Setup of v39:
## axi_timer_counter_top
module axi_timer_counter_top #(
  parameter AXI_ADDR_BW_p = 12     
) (
  input logic  clk,
  input logic  rst_n,
  input logic [AXI_ADDR_BW_p-1:0] i_axi_awaddr,
  input logic  i_axi_awvalid,
  input logic [31:0] i_axi_wdata,
  input logic i_axi_wvalid,
  input logic i_axi_bready,
  input logic [AXI_ADDR_BW_p-1:0] i_axi_araddr,
  input logic i_axi_arvalid,
  input logic i_axi_rready,
  output logic o_axi_awready,
  output logic o_axi_wready,
  output logic [1:0] o_axi_bresp,
  output logic o_axi_bvalid,
  output logic o_axi_arready,
  output logic [31:0] o_axi_rdata,
  output logic [1:0] o_axi_rresp,
  output logic o_axi_rvalid,
  output logic o_cnt0_done,
  output logic o_cnt1_done
);
For scale: ~290 flip-flops, ~0.018 mm2 of cells after synthesis.
==> flow/config.mk <==
export PLATFORM = sky130hd
export DESIGN_NAME = axi_timer_counter_top
export DESIGN_NICKNAME = axi_timer_counter_top
export VERILOG_FILES = /design/flow/design.v
export SDC_FILE = /design/flow/constraint.sdc
export NUM_CORES = 4
export LEC_CHECK = 0
export ABC_AREA = 1
export CAP_MARGIN = 30
export CELL_PAD_IN_SITES_DETAIL_PLACEMENT = 2
export CELL_PAD_IN_SITES_GLOBAL_PLACEMENT = 1
export CORE_ASPECT_RATIO = 1.49
export CORE_MARGIN = 4
export CORE_UTILIZATION = 72
export CTS_CLUSTER_DIAMETER = 136
export HOLD_SLACK_MARGIN = 0.21
export MAX_ROUTING_LAYER = met4
export MIN_ROUTING_LAYER = met2
export SETUP_SLACK_MARGIN = 0.02
export SLEW_MARGIN = 25
==> flow/constraint.sdc <==
create_clock -name core_clock -period 2.45 [get_ports {clk}]
set_input_delay 0.4900 -clock core_clock [delete_from_list [all_inputs] [get_ports {clk}]]
set_output_delay 0.4900 -clock core_clock [all_outputs]
set_load 0.01 [all_outputs]
run.sh (not shown) runs the stock make flow with config.mk's settings and CLKGATE_MAP_FILE=.
Stage in which a tool error killed v39: global placement without I/O.
Inputs modified between v39 and v2:
Settings: CORE_ASPECT_RATIO removed (was 1.49); MIN_ROUTING_LAYER removed (was met2); CELL_PAD_IN_SITES_GLOBAL_PLACEMENT removed (was 1); CORE_UTILIZATION changed from 72 to 8; CORE_MARGIN changed from 4 to 2; SLEW_MARGIN changed from 25 to 20; MAX_ROUTING_LAYER removed (was met4); CTS_CLUSTER_DIAMETER removed (was 136); HOLD_SLACK_MARGIN removed (was 0.21); SETUP_SLACK_MARGIN removed (was 0.02); ABC_AREA removed (was 1); CAP_MARGIN changed from 30 to 20; CELL_PAD_IN_SITES_DETAIL_PLACEMENT removed (was 2); the clock period (ns, I/O delays scaled along) changed from 2.45 to 5.91.
Results
The flow did not stop early for v2: all stages ran, and the layout cleared the timing, design-rule and antenna checks.
| floorplan die width | lower: v39 |
[compare] base=v39 new=v2: area of the synthesized netlist per yosys stat went down about 12%, area of the die grew by about 600%, count of unique library cells instantiated by Yosys rose 24.
Between v39 and v2, the flow reports cell count after synthesis decreasing by more than a quarter.
## Diff of input files: v12 against v2
Settings: a change of CORE_UTILIZATION from 8 to 66; a change of the clock period (ns, I/O delays scaled along) from 5.91 to 2.49.
Findings:
The log for v12 ends in global routing with error GRT-0232, so the run never completed. In v12, the number of post-CTS setup repair buffers came out 29 above the value in v2. Delta (v12 minus v2): initial core utilization moved up; synthesized cell count level. Diff v2 -> v12: number of buffers added by the clock tree synthesis step went up 2, total core area went down 88%, final HPWL from detailed placement went down about 5.6%. From v12 to v2, flip-flop and latch count after synthesis did not move at all. Note that the die size recorded for v12 amounts to 0.13 times the value seen in v2. Against v2, post-placement worst setup slack in v12 came out worse.
For v57, these inputs were changed with respect to v12:
Settings: an added SETUP_SLACK_MARGIN of 0.88; a change of CORE_UTILIZATION from 66 to 70; an added CTS_CLUSTER_SIZE of 31; a change of the clock period (ns, I/O delays scaled along) from 2.49 to 3.1.
[summary]
Flow for v57 halted at global routing, error code DPL-0038. FAIL v12 @ global routing: tool exited with error. | core utilization before placement | v57 vs v12 | 3.4 points higher |. Looking at minimum setup slack after placement across v57 and v12, the one that comes out lower is v12. In the metrics for v57 and v12, the one carrying the lower total instance count after detailed placement is v57. Summary of v57 over v12: total placed instance area went down; die extent in y went down; global placement routability congestion has decreased; count of flip-flops with a built-in enable after synthesis flat; core area moved down. Compared with v12, die area in v57 decreased by a few percent. Looking at number of standard-cell rows in the floorplan, v57 sits about 1.8% lower than v12 does. The post-CTS setup buffer count of v57 is higher than that of v12.
--- input diff v57..v11 ---
Settings: swapping 31 for 17 in CTS_CLUSTER_SIZE; swapping 0.88 for -0.25 in SETUP_SLACK_MARGIN; swapping 70 for 69 in CORE_UTILIZATION; swapping 3.1 for 3.29 in the clock period (ns, I/O delays scaled along).
The runs compared here, v57 and v11, all ended either early or with open violations. global routing: v57 exited with error. v57 → v11: sum of net half-perimeters after detailed placement -about 4.5%; worst setup timing slack at the placement stage +0.077 ns; initial core utilization -0.44 points.
Edits applied to the flow inputs when going from v11 to v29:
Settings: CORE_UTILIZATION now 70, was 69; SETUP_SLACK_MARGIN no longer set, was -0.25; PLACE_DENSITY now 0.38, previously not set; CTS_CLUSTER_SIZE no longer set, was 17; the clock period (ns, I/O delays scaled along) now 3.34, was 3.29.
Findings:
v29 finished every stage and its layout cleared the timing, design-rule and antenna checks.
v11 ran in full, but the layout does not pass; the checks complain about setup timing.
Looking at die area, v29 sits 1.4% lower than v11 does.
As of v29, number of global-route vias before repair had risen by a few percent compared to v11.
Sequential share of layout area ends up lower on v29.
Critical path data required time: v11 vs v29, no meaningful difference
The run showing the greater final total negative setup slack is v29.
v29 vs v11: register-to-register slack up in v29
The total length of routed met3 wires in v29 was lower than what v11 gave.
The clock group share of total power reported for v29 is greater than that of v11 by 1.2 points.
Compared with v11, v29 shows detailed-route wire length higher by 1.9%.
| global-route wire length before repair | v29 vs v11 | about 2% higher |
Cell area: v29 vs v11 up about 0.9%

* * *

== before ==
axi_timer_counter_top again, from the RTL that the note above started with.
clock: 2.59 ns
lec_check: 0
cap_margin: 5
core_margin: 2
core_utilization: 72
cts_cluster_diameter: 96
cts_cluster_size: 50
setup_slack_margin: 0.74
slew_margin: 20
What ended before was a tool error in 4_1_cts; the run never finished.
Setup changes, before to after
Settings: CTS_CLUSTER_DIAMETER no longer set, was 96; CTS_CLUSTER_SIZE no longer set, was 50; CORE_UTILIZATION now 40, was 72; CAP_MARGIN now 20, was 5; SETUP_SLACK_MARGIN no longer set, was 0.74; the clock period (ns, I/O delays scaled along) now 3.51, was 2.59.
Findings:
- after went all the way through the flow, and no timing, DRC or antenna check failed.
- Comparing before and after, the lower fraction of the core area occupied by cells at floorplan was measured on after.
- Going from before to after, post-synthesis async set-or-reset flop share flat; floorplan row count up about 34%; routability congestion estimate from global placement down about 9%; height of the chip up 33%; mapped cell area flat.
- The worst slack after detailed placement number comes out lower for before vs after.
- after vs. before: total placed cells including tap cells moved up, die size moved up, final HPWL from detailed placement moved down.

* * *

xenon:
axi_timer_counter_top again, from the RTL that the note above started with.
## axi_timer_counter_top
module axi_timer_counter_top #(
  parameter AXI_ADDR_BW_p = 12     
) (
  input logic  clk,
  input logic  rst_n,
  input logic [AXI_ADDR_BW_p-1:0] i_axi_awaddr,
  input logic  i_axi_awvalid,
  input logic [31:0] i_axi_wdata,
  input logic i_axi_wvalid,
  input logic i_axi_bready,
  input logic [AXI_ADDR_BW_p-1:0] i_axi_araddr,
  input logic i_axi_arvalid,
  input logic i_axi_rready,
  output logic o_axi_awready,
  output logic o_axi_wready,
  output logic [1:0] o_axi_bresp,
  output logic o_axi_bvalid,
  output logic o_axi_arready,
  output logic [31:0] o_axi_rdata,
  output logic [1:0] o_axi_rresp,
  output logic o_axi_rvalid,
  output logic o_cnt0_done,
  output logic o_cnt1_done
);
clock: 2.41 ns
lec_check: 0
abc_area: 0
cap_margin: 20
core_margin: 2
core_utilization: 68
cts_cluster_diameter: 197
cts_cluster_size: 20
hold_slack_margin: -0.09
setup_slack_margin: 0.64
slew_margin: 20
Seen in the log of xenon: DPL-0038 during clock tree synthesis, after which the run never completed.
The inputs of harbor differ from those of xenon as listed below.
diff --git a/flow/config.mk b/flow/config.mk
--- a/flow/config.mk
+++ b/flow/config.mk
@@ -10,7 +10,7 @@
 export CORE_MARGIN = 2
 export CORE_UTILIZATION = 68
-export CTS_CLUSTER_DIAMETER = 197
-export CTS_CLUSTER_SIZE = 20
+export CTS_CLUSTER_DIAMETER = 88
+export CTS_CLUSTER_SIZE = 15
 export HOLD_SLACK_MARGIN = -0.09
-export SETUP_SLACK_MARGIN = 0.64
+export SETUP_SLACK_MARGIN = 0.76
 export SLEW_MARGIN = 20
==> flow/constraint.sdc <==
create_clock -name core_clock -period 3.07 [get_ports {clk}]
set_input_delay 0.6140 -clock core_clock [delete_from_list [all_inputs] [get_ports {clk}]]
set_output_delay 0.6140 -clock core_clock [all_outputs]
set_load 0.01 [all_outputs]
--- outcome ---
For harbor, the flow was terminated by a tool error in global routing and produced no final design.
Compared with xenon, harbor shows worst slack at placement higher by 560 ps.
Placed standard-cell area, harbor vs xenon: down by a little under 10%
Number of placed instances, taps included in harbor is 179 lower than in xenon
Comparing xenon against harbor, there is no change at all in distinct cell type count after synthesis.
harbor against xenon: flip-flop and latch count after synthesis shows no meaningful change; final estimated routing congestion in global placement went down 0.030; synthesized chip area reported by yosys has remained practically unchanged; core outline area now sits at about the same level.
#### Input delta (cedar over harbor)
==> flow/config.mk <==
export PLATFORM = sky130hd
export DESIGN_NAME = axi_timer_counter_top
export DESIGN_NICKNAME = axi_timer_counter_top
export VERILOG_FILES = /design/flow/design.v
export SDC_FILE = /design/flow/constraint.sdc
export NUM_CORES = 4
export LEC_CHECK = 0
export CAP_MARGIN = 20
export CORE_MARGIN = 2
export CORE_UTILIZATION = 40
export SLEW_MARGIN = 20
==> flow/constraint.sdc <==
create_clock -name core_clock -period 5.0 [get_ports {clk}]
set_input_delay 1.0000 -clock core_clock [delete_from_list [all_inputs] [get_ports {clk}]]
set_output_delay 1.0000 -clock core_clock [all_outputs]
set_load 0.01 [all_outputs]
Results
- cedar closes out successfully: all stages finished, all timing, DRC and antenna checks passed.
- Taking harbor as the reference point, the placed instance area of cedar falls by about 3%.
- cedar gives less initial cell density of the core than harbor did.
- The final weighted congestion in routability-driven placement in cedar is 0.894 times that in harbor.
Setup changes, cedar to ember
diff --git a/flow/config.mk b/flow/config.mk
--- a/flow/config.mk
+++ b/flow/config.mk
@@ -7,5 +7,6 @@
 export LEC_CHECK = 0
 export CAP_MARGIN = 20
+export CORE_ASPECT_RATIO = 1.49
 export CORE_MARGIN = 2
-export CORE_UTILIZATION = 40
+export CORE_UTILIZATION = 70
 export SLEW_MARGIN = 20
==> results <==
ember finished end to end and its layout was clean on timing, DRC and antenna.
Sequential portion of the cell area was lower in the run labelled cedar.
Comparing cedar and ember, the lower overall power after layout was measured on ember.
In ember relative to cedar, clock buffer count in the final layout had gone up by a few percent.
Between cedar and ember, cell area after placement decreased.
Of ember and cedar, it is ember that has the higher worst slack at placement.
Cmp cedar and ember / setup slack / higher: ember
Count of buffers not belonging to the clock network in the layout (ember over cedar): decrease, 1
ember against cedar: transition time of the tightest slew-check pin now smaller, share of the clock period used by the worst path after layout fell by 6.5 points, count of inserted tapcells moved down, area of the placeable core now sits lower.
Power and IR drop assume default switching activity.
